== run 1 ==
==> flow/design.v (excerpt) <==
module top(clk, rst_n, in, valid_in, last_in, out, valid_out, last_out, ready);
For scale: roughly 5,200 cells after synthesis, ~2,200 flip-flops, about 71 I/O pins.
make LEC_CHECK=0 CAP_MARGIN=0 CELL_PAD_IN_SITES_DETAIL_PLACEMENT=2 CORE_ASPECT_RATIO=0.66 CORE_MARGIN=8 CORE_UTILIZATION=71 CTS_CLUSTER_DIAMETER=176 CTS_CLUSTER_SIZE=88 GPL_ROUTABILITY_DRIVEN=0 GPL_TIMING_DRIVEN=0 MAX_ROUTING_LAYER=met4 PLACE_DENSITY_LB_ADDON=0.26 SETUP_SLACK_MARGIN=-0.41 SLEW_MARGIN=10 finish   # period 5.59 ns
run.sh (not shown) runs the stock make flow with config.mk's settings and CLKGATE_MAP_FILE=.
Run 1 | ERROR | 3_5_place_dp
Input-level comparison between run 4 and run 1:
# run 1
export LEC_CHECK = 0
export CAP_MARGIN = 0
export CELL_PAD_IN_SITES_DETAIL_PLACEMENT = 2
export CORE_ASPECT_RATIO = 0.66
export CORE_MARGIN = 8
export CORE_UTILIZATION = 71
export CTS_CLUSTER_DIAMETER = 176
export CTS_CLUSTER_SIZE = 88
export GPL_ROUTABILITY_DRIVEN = 0
export GPL_TIMING_DRIVEN = 0
export MAX_ROUTING_LAYER = met4
export PLACE_DENSITY_LB_ADDON = 0.26
export SETUP_SLACK_MARGIN = -0.41
export SLEW_MARGIN = 10
create_clock -name core_clock -period 5.59 [get_ports {clk}]
# run 4
export LEC_CHECK = 0
export CAP_MARGIN = 20
export CORE_MARGIN = 2
export CORE_UTILIZATION = 71
export CTS_CLUSTER_SIZE = 22
export SLEW_MARGIN = 20
create_clock -name core_clock -period 3.43 [get_ports {clk}]
--- outcome ---
- Run 4: flow complete, layout not clean; failing: negative setup slack
- Reported for run 1 and run 4, share of synthesized area spent on multiplexers turned out identical to the last digit.
- Re share of synthesized area occupied by flip-flops and latches: no difference whatsoever between run 4 and run 1.
- Area of the core region of run 4 is on par with run 1.
- From run 4 to run 1, cell total in the yosys stat output did not move at all.
- From run 4 to run 1, synthesis area per yosys did not move at all.
- Changes observed in run 4 relative to run 1: number of rows in the core area rose 25, die span in x fell 96 µm.
- Compared with run 1, in run 4 number of enable-type register cells in the synthesized netlist closely matched the old numbers; die extent in y increased by about 18% relative to the old numbers; die area decreased by 0.0092 mm² relative to the old numbers.
- Looking at run 1 and run 4, the initial core utilization is a wash.

top again, from the RTL that the note above started with.
Design top, start of the top module:
module top(clk, rst_n, in, valid_in, last_in, out, valid_out, last_out, ready);
clock: 3.52 ns
lec_check: 0
abc_area: 1
cap_margin: 20
core_margin: 2
core_utilization: 62
cts_cluster_diameter: 371
slew_margin: 20
The baseline produced a layout that fails on setup timing.
Then changed:
ABC_AREA = 0   (was 1)
CAP_MARGIN = 35   (was 20)
CORE_UTILIZATION = 72   (was 62)
CTS_CLUSTER_DIAMETER = 212   (was 371)
CTS_CLUSTER_SIZE = 15   (was not set)
PLACE_DENSITY = 0.78   (was not set)
SETUP_SLACK_MARGIN = -0.34   (was not set)
clock period = 3.45 ns   (was 3.52 ns; I/O delays follow)
Result:
- The changed run finished with setup timing left
- cell count decreases by 32%
- first-iteration DRC count came out higher by 22%
- synthesized area fell by 2.7%
- wire length barely changes
- setup slack loses 1.2 ns
- final area goes down by 6.1%
- flip-flop count is unchanged
- via count shrinks by 18%
- sequential share of layout area climbs by 3.6 points
- sequential power is higher by about 3%
- die size falls by 16%
Then changed:
ABC_AREA = 1   (was 0)
PLACE_DENSITY = not set   (was 0.78)
What happened:
- The new run completed, yet does not pass: setup timing
- worst setup slack is better by 1.2 ns
- area after synthesis increases by 2.7%
- final area increases by 1.7%
Then changed:
ABC_AREA = not set   (was 1)
CAP_MARGIN = 10   (was 35)
CTS_CLUSTER_DIAMETER = not set   (was 212)
CTS_CLUSTER_SIZE = 59   (was 15)
PLACE_DENSITY_LB_ADDON = 0.0   (was not set)
SETUP_SLACK_MARGIN = 1.21   (was -0.34)
clock period = 4.15 ns   (was 3.45 ns; I/O delays follow)
The new run finished but failed the layout checks on setup timing. Count of clock-buffer cells in the layout climbs by 2. Synthesized area drops by 2.7%. Flip-flop count is unchanged. Clock skew drops by 0.011 ns. Worst setup slack improves by 0.095 ns.

== oak ==
top again, from the RTL that the note above started with.
export LEC_CHECK = 0
export CAP_MARGIN = 40
export CELL_PAD_IN_SITES_DETAIL_PLACEMENT = 2
export CELL_PAD_IN_SITES_GLOBAL_PLACEMENT = 3
export CORE_MARGIN = 7
export CORE_UTILIZATION = 62
export CTS_CLUSTER_SIZE = 21
export GPL_ROUTABILITY_DRIVEN = 1
export GPL_TIMING_DRIVEN = 0
export HOLD_SLACK_MARGIN = 0.28
export MIN_ROUTING_LAYER = met1
export PLACE_DENSITY = 0.95
export SLEW_MARGIN = 20
export TNS_END_PERCENT = 70
create_clock -name core_clock -period 8.0 [get_ports {clk}]
oak got as far as detailed placement (3_5_place_dp), where a tool error ended the run.
Input changes introduced in pine (baseline for comparison: oak):
==> flow/config.mk <==
export PLATFORM = sky130hd
export DESIGN_NAME = top
export DESIGN_NICKNAME = top
export VERILOG_FILES = /design/flow/design.v
export SDC_FILE = /design/flow/constraint.sdc
export NUM_CORES = 4
export LEC_CHECK = 0
export CAP_MARGIN = 20
export CORE_MARGIN = 2
export CORE_UTILIZATION = 57
export SETUP_SLACK_MARGIN = -0.07
export SLEW_MARGIN = 25
Notes after the runs:
pine finished every stage and its layout cleared the timing, DRC and antenna checks.
Chip height grows slightly when moving from oak to pine.
[compare] base=oak new=pine: floorplan row count shows an increase of 6, total die area went up by 5500 um^2.
Comparing oak against pine, there is no change at all in post-synthesis compound-gate area fraction.
Comparing pine and oak, the higher weighted congestion at the end of routability-driven global placement was measured on oak.
diff inputs: pine => birch
-- flow/config.mk --
<<< pine, line 7
export LEC_CHECK = 0
export CAP_MARGIN = 20
export CORE_MARGIN = 2
export CORE_UTILIZATION = 57
export SETUP_SLACK_MARGIN = -0.07
export SLEW_MARGIN = 25
>>> birch, line 7
export LEC_CHECK = 0
export ABC_AREA = 1
export CAP_MARGIN = 0
export CORE_MARGIN = 2
export CORE_UTILIZATION = 72
export CTS_CLUSTER_DIAMETER = 212
export CTS_CLUSTER_SIZE = 15
export PLACE_DENSITY = 0.38
export SETUP_SLACK_MARGIN = -0.34
export SLEW_MARGIN = 20
==> flow/constraint.sdc <==
create_clock -name core_clock -period 3.45 [get_ports {clk}]
set_input_delay 0.6900 -clock core_clock [delete_from_list [all_inputs] [get_ports {clk}]]
set_output_delay 0.6900 -clock core_clock [all_outputs]
set_load 0.01 [all_outputs]
Results
Status birch: flow complete, layout not clean - negative setup slack
As of birch, cell count had risen by more than a quarter compared to pine.
When birch is measured against pine, its cell internal power dissipation turns out 100% higher.
Final design area excluding fillers in birch vs pine: up 6800 um^2
Cmp pine and birch / total length of routed wires / higher: birch
For maple, these inputs were changed with respect to birch:
==> flow/config.mk <==
export PLATFORM = sky130hd
export DESIGN_NAME = top
export DESIGN_NICKNAME = top
export VERILOG_FILES = /design/flow/design.v
export SDC_FILE = /design/flow/constraint.sdc
export NUM_CORES = 4
export LEC_CHECK = 0
export CAP_MARGIN = 20
export CORE_MARGIN = 2
export CORE_UTILIZATION = 71
export CTS_CLUSTER_DIAMETER = 212
export SLEW_MARGIN = 20
==> flow/constraint.sdc <==
create_clock -name core_clock -period 5.41 [get_ports {clk}]
set_input_delay 1.0820 -clock core_clock [delete_from_list [all_inputs] [get_ports {clk}]]
set_output_delay 1.0820 -clock core_clock [all_outputs]
set_load 0.01 [all_outputs]
--- outcome ---
Looking at the reports, maple completed the entire flow and the layout it produced met the timing, DRC and antenna checks. birch ended up with simple AND/OR/NAND/NOR gates as its dominant combinational cell family by area after synthesis; maple ended up with multiplexers. Compared with birch, maple shows critical path buffer and inverter count lower by 1. Going from birch to maple, the maximum single-stage delay on the critical path was found to have gone up by 110 ps. maple vs. birch: via count shows a reduction of about 30%, count of different cell masters after synthesis shows an increase of 45%. Clock-buffer cell count was lower in maple than in birch. Diff birch -> maple | via count normalized by instance count | up by a few percent. Cells: maple has fewer instances than birch. Global-route total usage across every layer: maple < birch.
Input changes introduced in cedar (baseline for comparison: maple):
-- flow/config.mk --
<<< maple, line 7
export LEC_CHECK = 0
export CAP_MARGIN = 20
export CORE_MARGIN = 2
export CORE_UTILIZATION = 71
export CTS_CLUSTER_DIAMETER = 212
export SLEW_MARGIN = 20
>>> cedar, line 7
export LEC_CHECK = 0
export CAP_MARGIN = 0
export CORE_ASPECT_RATIO = 0.71
export CORE_MARGIN = 2
export CORE_UTILIZATION = 72
export CTS_CLUSTER_DIAMETER = 29
export CTS_CLUSTER_SIZE = 47
export GPL_ROUTABILITY_DRIVEN = 1
export GPL_TIMING_DRIVEN = 1
export PLACE_DENSITY_LB_ADDON = 0.0
export SETUP_SLACK_MARGIN = 1.02
export SLEW_MARGIN = 10
export TNS_END_PERCENT = 20
==> flow/constraint.sdc <==
create_clock -name core_clock -period 3.59 [get_ports {clk}]
set_input_delay 0.7180 -clock core_clock [delete_from_list [all_inputs] [get_ports {clk}]]
set_output_delay 0.7180 -clock core_clock [all_outputs]
set_load 0.01 [all_outputs]
--- outcome ---
maple and cedar: one clean run, maple; the rest did not finish clean.
Measured against each other, maple and cedar differ in fraction of area in clock buffers and inverters, the lower figure coming from maple.
cedar: routed length on met3 99% above maple
cedar vs maple, global-route usage went up by 13 points.
Power figures rest on the tool's default switching activity, not on a simulated workload.
